==> try-harbor <==
==> flow/design.v <==
module invert (input wire i, output wire o);
   assign o = !i;
endmodule
module and2 (input wire i0, i1, output wire o);
  assign o = i0 & i1;
endmodule
module or2 (input wire i0, i1, output wire o);
  assign o = i0 | i1;
endmodule
module xor2 (input wire i0, i1, output wire o);
  assign o = i0 ^ i1;
endmodule
module and3 (input wire i0, i1, i2, output wire o);
   wire t;
   and2 and2_0 (i0, i1, t);
   and2 and2_1 (i2, t, o);
endmodule
module or3 (input wire i0, i1, i2, output wire o);
   wire t;
   or2 or2_0 (i0, i1, t);
   or2 or2_1 (i2, t, o);
endmodule
module xor3 (input wire i0, i1, i2, output wire o);
   wire t;
   xor2 xor2_0 (i0, i1, t);
   xor2 xor2_1 (i2, t, o);
endmodule
module and5(input wire i0, i1, i2, i3, i4, output wire o);
  wire t1;
  and3 a1(i0,i1,i2,t1);
  and3 a2(i3,i4,t1,o);
endmodule
module or5(input wire i0, i1, i2, i3, i4, output wire o);
  wire t1;
  or3 o1(i0,i1,i2,t1);
  or3 o2(i3,i4,t1,o);
endmodule
module mux2 (input wire i0, i1, j, output wire o);
  assign o = (j==0)?i0:i1;
endmodule
module mux4 (input wire [0:3] i, input wire j1, j0, output wire o);
  wire  t0, t1;
  mux2 mux2_0 (i[0], i[1], j0, t0);
  mux2 mux2_1 (i[2], i[3], j0, t1);
  mux2 mux2_2 (t0, t1, j1, o);
endmodule
module mux8 (input wire [0:7] i, input wire j2, j1, j0, output wire o);
  wire  t0, t1;
  mux4 mux4_0 (i[0:3], j1, j0, t0);
  mux4 mux4_1 (i[4:7], j1, j0, t1);
  mux2 mux2_0 (t0, t1, j2, o);
endmodule
module mux16 (input wire [0:15] i, input wire j3, j2, j1, j0, output wire o);
  wire  t0, t1;
  mux8 mux8_0 (i[0:7], j2, j1, j0, t0);
  mux8 mux8_1 (i[8:15], j2, j1, j0, t1);
  mux2 mux2_0 (t0, t1, j3, o);
endmodule
module demux2 (input wire i, j, output wire o0, o1);
  assign o0 = (j==0)?i:1'b0;
  assign o1 = (j==1)?i:1'b0;
endmodule
module demux4 (input wire i, input wire j1, j0, output wire [0:3] o);
  wire  t0, t1;
  demux2 demux2_0 (i, j1, t0, t1);
  demux2 demux2_1 (t0, j0, o[0], o[1]);
  demux2 demux2_2 (t1, j0, o[2], o[3]);
endmodule
module demux8 (input wire i, j2, j1, j0, output wire [0:7] o);
  wire  t0, t1;
  demux2 demux2_0 (i, j2, t0, t1);
  demux4 demux4_0 (t0, j1, j0, o[0:3]);
  demux4 demux4_1 (t1, j1, j0, o[4:7]);
endmodule
module demux16 (input wire i, j3, j2, j1, j0, output wire [0:15] o);
  wire  t0, t1;
  demux2 demux2_0 (i, j3, t0, t1);
  demux8 demux4_0 (t0, j2, j1, j0, o[0:7]);
  demux8 demux4_1 (t1, j2, j1, j0, o[8:15]);
endmodule
module df (input wire clk, in, output wire out);
  reg df_out;
  always@(posedge clk) df_out <= in;
  assign out = df_out;
endmodule
module dfr (input wire clk, reset, in, output wire out);
  wire reset_, df_in;
  invert invert_0 (reset, reset_);
  and2 and2_0 (in, reset_, df_in);
  df df_0 (clk, df_in, out);
endmodule
module dfr16 (input wire clk,reset, input wire [15:0] in, output wire [15:0] out);
  dfr d0(clk,reset, in[0], out[0]);
  dfr d1(clk,reset, in[1], out[1]);
  dfr d2(clk,reset, in[2], out[2]);
  dfr d3(clk,reset, in[3], out[3]);
  dfr d4(clk,reset, in[4], out[4]);
  dfr d5(clk,reset, in[5], out[5]);
  dfr d6(clk,reset, in[6], out[6]);
  dfr d7(clk,reset, in[7], out[7]);
  dfr d8(clk,reset, in[8], out[8]);
  dfr d9(clk,reset, in[9], out[9]);
  dfr d10(clk,reset, in[10], out[10]);
  dfr d11(clk,reset, in[11], out[11]);
  dfr d12(clk,reset, in[12], out[12]);
  dfr d13(clk,reset, in[13], out[13]);
  dfr d14(clk,reset, in[14], out[14]);
  dfr d15(clk,reset, in[15], out[15]);
endmodule
module dfrl (input wire clk, reset, load, in, output wire out);
  wire _in;
  mux2 mux2_0(out, in, load, _in);
  dfr dfr_1(clk, reset, _in, out);
endmodule
module ha(input wire i0, i1, output wire sum, cout);
  xor2 _i0(i0, i1, sum);
  and2 _i1(i0, i1, cout);
endmodule
module fa (input wire i0, i1, cin, output wire sum, cout);
   wire t0, t1, t2;
   xor3 _i0 (i0, i1, cin, sum);
   and2 _i1 (i0, i1, t0);
   and2 _i2 (i1, cin, t1);
   and2 _i3 (cin, i0, t2);
   or3 _i4 (t0, t1, t2, cout);
endmodule
module addsub (input wire addsub, i0, i1, cin, output wire sumdiff, cout);
  wire t;
  fa _i0 (i0, t, cin, sumdiff, cout);
  xor2 _i1 (i1, addsub, t);
endmodule
module bin_counter(input wire clk, reset, in, output wire[3:0] out);
    wire[3:0] t0,t1;
    dfrl d0(clk,reset,in,t0[0],out[0]);
    dfrl d1(clk,reset,in,t0[1],out[1]);
    dfrl d2(clk,reset,in,t0[2],out[2]);
    dfrl d3(clk,reset,in,t0[3],out[3]);
    ha h0(out[0],in,t0[0],t1[0]);
    ha h1(out[1],t1[0],t0[1],t1[1]);
    ha h2(out[2],t1[1],t0[2],t1[2]);
    ha h3(out[3],t1[2],t0[3],t1[3]);
endmodule
module reg_file_slice (input wire clk, reset, wr, rd, input wire [3:0] rd_addr, wr_addr, input wire d_in, output wire d_out);
	wire [0:15] t1,t2;
	wire t3;
	demux16 dm1(wr, wr_addr[3], wr_addr[2], wr_addr[1], wr_addr[0], t1);
	dfrl d0 (clk,reset,t1[0] ,d_in,t2[0]);
	dfrl d1 (clk,reset,t1[1] ,d_in,t2[1]);
	dfrl d2 (clk,reset,t1[2] ,d_in,t2[2]);
	dfrl d3 (clk,reset,t1[3] ,d_in,t2[3]);
	dfrl d4 (clk,reset,t1[4] ,d_in,t2[4]);
	dfrl d5 (clk,reset,t1[5] ,d_in,t2[5]);
	dfrl d6 (clk,reset,t1[6] ,d_in,t2[6]);
	dfrl d7 (clk,reset,t1[7] ,d_in,t2[7]);
	dfrl d8 (clk,reset,t1[8] ,d_in,t2[8]);
	dfrl d9 (clk,reset,t1[9] ,d_in,t2[9]);
	dfrl d10(clk,reset,t1[10],d_in,t2[10]);
	dfrl d11(clk,reset,t1[11],d_in,t2[11]);
	dfrl d12(clk,reset,t1[12],d_in,t2[12]);
	dfrl d13(clk,reset,t1[13],d_in,t2[13]);
	dfrl d14(clk,reset,t1[14],d_in,t2[14]);
    dfrl d15(clk,reset,t1[15],d_in,t2[15]);
	mux16 m1(t2, rd_addr[3], rd_addr[2], rd_addr[1], rd_addr[0], t3);
	and2 a1(t3, rd, d_out);
endmodule
module full_empty(input wire[3:0] front,rear, output wire full, empty);
	wire [3:0] t,out;
	wire t1,t2;
	addsub as1(1, front[0], rear[0], 1, out[0], t[0]);
	addsub as2(1, front[1], rear[1], t[0], out[1], t[1]);
	addsub as3(1, front[2], rear[2], t[1], out[2], t[2]);
	addsub as4(1, front[3], rear[3], t[2], out[3], t[3]);
	invert i1(t[3],t1);
	and5 a1(out[0],out[1],out[2],out[3],1'b1,full);
	or5 o1(out[0],out[1],out[2],out[3],t1,t2);
	invert i2(t2,empty);
endmodule
module memory(input wire clk, reset, wr, rd, input wire[3:0] wr_addr, rd_addr, input wire[15:0] d_in, output wire[15:0] d_out);
	reg_file_slice r0 (clk,reset,wr,rd,rd_addr,wr_addr,d_in[0], d_out[0]);
	reg_file_slice r1 (clk,reset,wr,rd,rd_addr,wr_addr,d_in[1], d_out[1]);
	reg_file_slice r2 (clk,reset,wr,rd,rd_addr,wr_addr,d_in[2], d_out[2]);
	reg_file_slice r3 (clk,reset,wr,rd,rd_addr,wr_addr,d_in[3], d_out[3]);
	reg_file_slice r4 (clk,reset,wr,rd,rd_addr,wr_addr,d_in[4], d_out[4]);
	reg_file_slice r5 (clk,reset,wr,rd,rd_addr,wr_addr,d_in[5], d_out[5]);
	reg_file_slice r6 (clk,reset,wr,rd,rd_addr,wr_addr,d_in[6], d_out[6]);
	reg_file_slice r7 (clk,reset,wr,rd,rd_addr,wr_addr,d_in[7], d_out[7]);
	reg_file_slice r8 (clk,reset,wr,rd,rd_addr,wr_addr,d_in[8], d_out[8]);
	reg_file_slice r9 (clk,reset,wr,rd,rd_addr,wr_addr,d_in[9], d_out[9]);
	reg_file_slice r10(clk,reset,wr,rd,rd_addr,wr_addr,d_in[10],d_out[10]);
	reg_file_slice r11(clk,reset,wr,rd,rd_addr,wr_addr,d_in[11],d_out[11]);
	reg_file_slice r12(clk,reset,wr,rd,rd_addr,wr_addr,d_in[12],d_out[12]);
	reg_file_slice r13(clk,reset,wr,rd,rd_addr,wr_addr,d_in[13],d_out[13]);
	reg_file_slice r14(clk,reset,wr,rd,rd_addr,wr_addr,d_in[14],d_out[14]);
	reg_file_slice r15(clk,reset,wr,rd,rd_addr,wr_addr,d_in[15],d_out[15]);
endmodule
module fifo(input wire clk,reset,wr,rd, input wire[15:0] d_in, output wire full,empty, output wire[15:0] d_out);
	wire[3:0] front,rear;
	wire[15:0] t;
	wire front_inc,rear_inc,full_,empty_;
	full_empty f0(front,rear,full,empty);
	invert i0(full,full_);
	invert i1(empty,empty_);
	and2 a1(wr,full_,front_inc);
	bin_counter bc0(clk,reset,front_inc,front);
	and2 a2(rd,empty_,rear_inc);
	bin_counter bc1(clk,reset,rear_inc,rear);
	memory m0(clk, reset, front_inc, rear_inc, front, rear, d_in, t);
	dfr16 d0(clk, reset, t, d_out);
endmodule
==> flow/run.sh <==
#!/bin/bash
# the make line also repeats each setting of config.mk as NAME=value (left out here)
make -C /OpenROAD-flow-scripts/flow DESIGN_CONFIG=/design/flow/config.mk WORK_HOME=/design/flow/orfs CLKGATE_MAP_FILE= finish
==> flow/config.mk <==
export PLATFORM = sky130hd
export DESIGN_NAME = fifo
export DESIGN_NICKNAME = fifo
export VERILOG_FILES = /design/flow/design.v
export SDC_FILE = /design/flow/constraint.sdc
export NUM_CORES = 4
export LEC_CHECK = 0
export CAP_MARGIN = 20
export CORE_MARGIN = 2
export CORE_UTILIZATION = 70
export CTS_CLUSTER_SIZE = 31
export PLACE_DENSITY_LB_ADDON = 0.01
export SETUP_SLACK_MARGIN = 0.6
export SLEW_MARGIN = 20
==> flow/constraint.sdc <==
create_clock -name core_clock -period 3.59 [get_ports {clk}]
set_input_delay 0.7180 -clock core_clock [delete_from_list [all_inputs] [get_ports {clk}]]
set_output_delay 0.7180 -clock core_clock [all_outputs]
set_load 0.01 [all_outputs]
==> try-cedar (differences from try-harbor) <==
Settings changed: CAP_MARGIN 20 to 25, CELL_PAD_IN_SITES_DETAIL_PLACEMENT set to 0, CORE_UTILIZATION 70 to 40, CTS_CLUSTER_SIZE 31 to not set, GPL_TIMING_DRIVEN set to 0, PLACE_DENSITY set to 0.6, PLACE_DENSITY_LB_ADDON 0.01 to not set, SETUP_SLACK_MARGIN 0.6 to not set, SLEW_MARGIN 20 to 35, TNS_END_PERCENT set to 60.
==> flow/constraint.sdc (replaced) <==
create_clock -name core_clock -period 5.0 [get_ports {clk}]
set_input_delay 1.0000 -clock core_clock [delete_from_list [all_inputs] [get_ports {clk}]]
set_output_delay 1.0000 -clock core_clock [all_outputs]
set_load 0.01 [all_outputs]
==> notes <==
- try-cedar went through all stages and came out clean. try-harbor finished but failed the layout checks on capacitance limit, slew limit, setup timing.
- In try-harbor the total power is larger than in try-cedar, by about 44%.
- Of try-harbor and try-cedar, try-harbor has the higher core utilization (gap 39 points).
- In try-cedar the cell count is higher than in try-harbor, by about 14%.
- Of try-harbor and try-cedar, try-cedar has the higher die area (gap 42%, measured against try-cedar).
- Area after synthesis is the same in try-harbor and try-cedar.
- First-iteration DRC count: try-harbor is larger than try-cedar (about 30%).
- In try-cedar the register-to-register slack is higher than in try-harbor, by 1.2 ns.
- In try-harbor the count of clock-buffer cells in the layout is higher than in try-cedar, by 4.
- Against try-harbor, the setup slack of try-cedar is higher by 0.18 ns.


==> job 3584: inputs <==
Starts from the design.v that is shown in full above.
Settings: LEC_CHECK=0, CAP_MARGIN=20, CORE_MARGIN=2, CORE_UTILIZATION=70, CTS_CLUSTER_SIZE=31, PLACE_DENSITY=0.6, SLEW_MARGIN=20; clock period 3.59 ns.
run.sh (not shown) runs the stock make flow with config.mk's settings and CLKGATE_MAP_FILE=.
==> job 5769: changes against job 3584 <==
CAP_MARGIN = 15   (was 20)
CORE_UTILIZATION = 72   (was 70)
CTS_CLUSTER_SIZE = 32   (was 31)
HOLD_SLACK_MARGIN = 0.29   (was unset)
PLACE_DENSITY = unset   (was 0.6)
PLACE_DENSITY_LB_ADDON = 0.28   (was unset)
SETUP_SLACK_MARGIN = -0.27   (was unset)
==> flow/constraint.sdc (replaced) <==
create_clock -name core_clock -period 2.73 [get_ports {clk}]
set_input_delay 0.5460 -clock core_clock [delete_from_list [all_inputs] [get_ports {clk}]]
set_output_delay 0.5460 -clock core_clock [all_outputs]
set_load 0.01 [all_outputs]
==> job 9820: changes against job 3584 <==
ABC_AREA = 1   (was unset)
CORE_UTILIZATION = 68   (was 70)
CTS_CLUSTER_DIAMETER = 359   (was unset)
CTS_CLUSTER_SIZE = unset   (was 31)
==> flow/constraint.sdc (replaced) <==
create_clock -name core_clock -period 2.52 [get_ports {clk}]
set_input_delay 0.5040 -clock core_clock [delete_from_list [all_inputs] [get_ports {clk}]]
set_output_delay 0.5040 -clock core_clock [all_outputs]
set_load 0.01 [all_outputs]
==> results <==
Job 3584 finished with timing, DRC and antenna clean. Job 9820 ran to the end with violations: negative setup slack. Job 5769 reached the layout checks and failed them: negative setup slack. Global-route usage: job 9820 > job 5769 > job 3584. In job 3584 the utilization is lower than in job 9820, by 11 points. In flip-flop count, job 5769 and job 3584 do not differ. The lowest clock skew belongs to job 3584, the highest to job 5769. Between job 5769 and job 3584, the lower final cell count is in job 3584 (gap 0.25%, measured against job 3584). First-iteration DRC count: job 5769 is lower than job 9820 (62%). Hold slack: job 5769 is lower than job 9820 (22 ps). Total power: job 3584 < job 5769 < job 9820.
==> figures <==
metric                                                                        job 3584                      job 9820                      job 5769
Number of global-route vias before repair                                         9644                         14200                         10300
Core Region                                                                  17200 µm²                     20200 µm²                     16600 µm²
Number of warnings in the stage logs                                                30                            33                            31
Relative contribution of the clock network to total power                        42.0%                         33.5%                         40.2%
Post-Synthesis Cells                                                              1399                          2118                          1399
Worst R2R Setup Slack                                                           200 ps                       -920 ps                       -410 ps
Tally of unique sky130hd cells used after synthesis                                 35                            21                            35
Filler-free cell count of the finished design                                     1615                          2393                          1619
Avg Inst Size Synth                                                           8.74 µm²                      6.60 µm²                      8.74 µm²
Global Route Usage Sum                                                           35.6%                         40.7%                         37.1%
Area fraction of clock buffers and clock inverters                               6.95%                         5.17%                         6.19%
Area growth from synthesis to layout                                             10.3%                         30.2%                         14.6%
Sequential area share after synthesis                                            45.8%                         40.1%                         45.8%
Startpoint of the worst hold path                          m0.r4.d13.dfr_1.df_0.df_out  m0.r11.d15.dfr_1.df_0.df_out  m0.r15.d12.dfr_1.df_0.df_out
Status                                                        timing/DRC/antenna clean               failed layout checks          failed layout checks
Reasons for failing layout checks                                                    -          negative setup slack          negative setup slack
Die Y-Extent                                                                    136 µm                        147 µm                        134 µm
Share of the final layout cell area in sequential cells                          41.6%                         30.9%                         40.0%


==> inputs of v5 <==
// fifo: RTL as listed in full above, without the edits since
clock: 6.9 ns
lec_check: 0
abc_area: 1
cap_margin: 20
cell_pad_in_sites_global_placement: 3
core_margin: 2
core_utilization: 28
place_density: 0.69
slew_margin: 20
==> v26 (differences from v5) <==
==> flow/config.mk (replaced) <==
export PLATFORM = sky130hd
export DESIGN_NAME = fifo
export DESIGN_NICKNAME = fifo
export VERILOG_FILES = /design/flow/design.v
export SDC_FILE = /design/flow/constraint.sdc
export NUM_CORES = 4
export LEC_CHECK = 0
export ABC_AREA = 1
export CAP_MARGIN = 20
export CORE_ASPECT_RATIO = 1.36
export CORE_MARGIN = 2
export CORE_UTILIZATION = 72
export CTS_CLUSTER_DIAMETER = 37
export CTS_CLUSTER_SIZE = 10
export HOLD_SLACK_MARGIN = 0.3
export PLACE_DENSITY = 0.6
export SETUP_SLACK_MARGIN = 0.32
export SLEW_MARGIN = 40
export TNS_END_PERCENT = 10
==> flow/constraint.sdc (replaced) <==
create_clock -name core_clock -period 2.49 [get_ports {clk}]
set_input_delay 0.4980 -clock core_clock [delete_from_list [all_inputs] [get_ports {clk}]]
set_output_delay 0.4980 -clock core_clock [all_outputs]
set_load 0.01 [all_outputs]
==> flow_metrics.env <==
# flow metrics
export IMPL_worst_path_largest_cell_delay_ps=520
export IMPL_power_leakage_nw=6.017
export IMPL_design_area_mm2=0.01564
export IMPL_final_setup_viol_count=0
export IMPL_grt_total_usage=0.1942
export IMPL_sum_of_net_half_perimeters_after_detailed_placement_mm=23.82
export IMPL_grt_pass1_vias=12700
export IMPL_worst_setup_path_type="flip-flop to primary output"
export IMPL_tightestPinTransition_ps=1049
export IMPL_timing_clock_skew_ps=14.00
export IMPL_pd_cells_mw_per_mm2=312.0
export IMPL_status="timing/DRC/antenna clean"
export IMPL_pre_cts_slack_ps=2294
Source of the figures above: v5

==> flow_metrics.env <==
# flow metrics
export IMPL_status="finished with violations"
export IMPL_violatedChecks="setup timing"
export IMPL_setup_ws_ps=-705.4
export IMPL_worst_path_largest_cell_delay_ps=440
export IMPL_design_area_mm2=0.01659
export IMPL_final_setup_viol_count=282
export IMPL_timing_clock_skew_ps=13.58
export IMPL_worst_setup_path_type="flip-flop to flip-flop"
export IMPL_power_leakage_nw=6.517
export IMPL_sum_of_net_half_perimeters_after_detailed_placement_mm=19.65
export IMPL_tightestPinTransition_ps=937.1
export IMPL_pd_cells_mw_per_mm2=801.8
Source of the figures above: v26

No activity file was given, so power comes from the tool's default toggle rates.
